Setup of v6:
## Final_Project
module Final_Project(reset,sw1,sw2,sw3,sw4,FPGA_clk,dot_row,dot0_col,dot1_col,
							out1, out2, out3, out4, out5, out6);
For scale: about 260 flip-flops, roughly 72 I/O pins, ~20000 µm² of cells after synthesis.
clock: 10.0 ns
lec_check: 0
abc_area: 1
cap_margin: 20
core_margin: 2
core_utilization: 31
gpl_routability_driven: 1
gpl_timing_driven: 1
min_routing_layer: met1
place_density: 0.51
slew_margin: 15
tns_end_percent: 70
run.sh (not shown) runs the stock make flow with config.mk's settings and CLKGATE_MAP_FILE=.
v6 did not stop at any stage, and its layout met the timing, DRC and antenna checks.
Modified inputs, v7 compared to v6
-- flow/config.mk --
<<< v6, line 11
export CORE_UTILIZATION = 31
export GPL_ROUTABILITY_DRIVEN = 1
export GPL_TIMING_DRIVEN = 1
export MIN_ROUTING_LAYER = met1
export PLACE_DENSITY = 0.51
export SLEW_MARGIN = 15
export TNS_END_PERCENT = 70
>>> v7, line 11
export CORE_UTILIZATION = 70
export CTS_CLUSTER_DIAMETER = 201
export SLEW_MARGIN = 20
==> flow/constraint.sdc <==
create_clock -name core_clock -period 4.22 [get_ports {FPGA_clk}]
set_input_delay 0.8440 -clock core_clock [delete_from_list [all_inputs] [get_ports {FPGA_clk}]]
set_output_delay 0.8440 -clock core_clock [all_outputs]
set_load 0.01 [all_outputs]
Notes after the runs:
v7: aborted in global routing (tool error)
Diff v6 -> v7: level count of the clock H-tree shows a reduction of 1; number of standard cells reported by yosys shows no meaningful change; summed standard-cell area reported by yosys shows no meaningful change; setup slack after placement shows a reduction of 4.33 ns; cell row count shows a reduction of about 34%.


## build 1
Starting RTL as in the previous note.
Settings: LEC_CHECK=0, CAP_MARGIN=20, CELL_PAD_IN_SITES_GLOBAL_PLACEMENT=2, CORE_MARGIN=2, CORE_UTILIZATION=26, CTS_CLUSTER_SIZE=26, GPL_ROUTABILITY_DRIVEN=1, GPL_TIMING_DRIVEN=1, HOLD_SLACK_MARGIN=-0.01, MAX_ROUTING_LAYER=met5, MIN_ROUTING_LAYER=met2, PLACE_DENSITY=0.66, SETUP_SLACK_MARGIN=-0.77, SLEW_MARGIN=30; clock period 10.0 ns.
Build 1 closes out successfully: all stages finished, all timing, DRC and antenna checks passed.
#### Input delta (build 95 over build 1)
Settings: SLEW_MARGIN now 10, was 30; HOLD_SLACK_MARGIN no longer set, was -0.01; CORE_UTILIZATION now 40, was 26; MAX_ROUTING_LAYER now met4, was met5.
## What came out
Taking build 1 as the reference point, the met3 capacity usage during global routing of build 95 rises by 14 points.
Count of placed standard cells in the final layout, fillers left out (build 1 / build 95): 1.10
Compared build 1 against build 95; logic area within noise.
[flow] build 95 | stages: complete | final checks: fail | reason: design-rule violations
Diff build 1 -> build 95: shortest clock period the worst path allows after layout went up, area of the core went down.
Number of buffers inserted during clock tree synthesis on build 95 is down relative to build 1.
Going from build 1 to build 95, relative area change from synthesis to final layout went down, fraction of power spent switching nets went down, max-slew headroom at the worst pin went down.
Here is what was changed in the inputs of build 82 compared with build 95.
Settings: PLACE_DENSITY no longer set, was 0.66; SETUP_SLACK_MARGIN no longer set, was -0.77; MAX_ROUTING_LAYER no longer set, was met4; CTS_CLUSTER_SIZE no longer set, was 26; SLEW_MARGIN now 25, was 10; CELL_PAD_IN_SITES_GLOBAL_PLACEMENT no longer set, was 2; GPL_TIMING_DRIVEN no longer set, was 1; MIN_ROUTING_LAYER no longer set, was met2; GPL_ROUTABILITY_DRIVEN now 0, was 1.
==> comparison <==
Every stage of the flow completed for build 82, and the final layout passed the timing, DRC and antenna checks. Static leakage (build 82 over build 95): decrease, about 0.9%. Worst hold slack (higher): build 82. In the flow results for build 95 and build 82, the share of final layout cell area taken by clock buffers and inverters is larger on build 95. Summary of build 82 over build 95: total power decreased 4.2%, sequential share of layout area essentially unchanged. Against build 95, build 82 comes in 2.8 points lower on final clock period utilization by the worst path. Summary — count of clock-buffer cells in the layout, build 82 relative to build 95: higher, by about 7%.
For build 61, these inputs were changed with respect to build 82:
Settings: SLEW_MARGIN changed from 25 to 20; GPL_ROUTABILITY_DRIVEN removed (was 0); ABC_AREA newly set to 1; CORE_UTILIZATION changed from 40 to 70; the clock period (ns, I/O delays scaled along) changed from 10.0 to 4.78.
## What came out
What the final checks of build 61 revealed, after a flow that finished every stage, was a layout that fails on negative setup slack.
Per the comparison of build 61 with build 82, via count of the first global-routing pass went up by 4,419; synthesized cell count went up by 33%; critical path depth in cells went up by 8.
Area: build 61 vs build 82 -> build 61 larger
Build 61 against build 82: final period utilization went up, depth of the most critical reg-to-reg path went up, number of distinct library cells after synthesis went down, detailed-route via count went up.
Power and IR drop assume default switching activity.
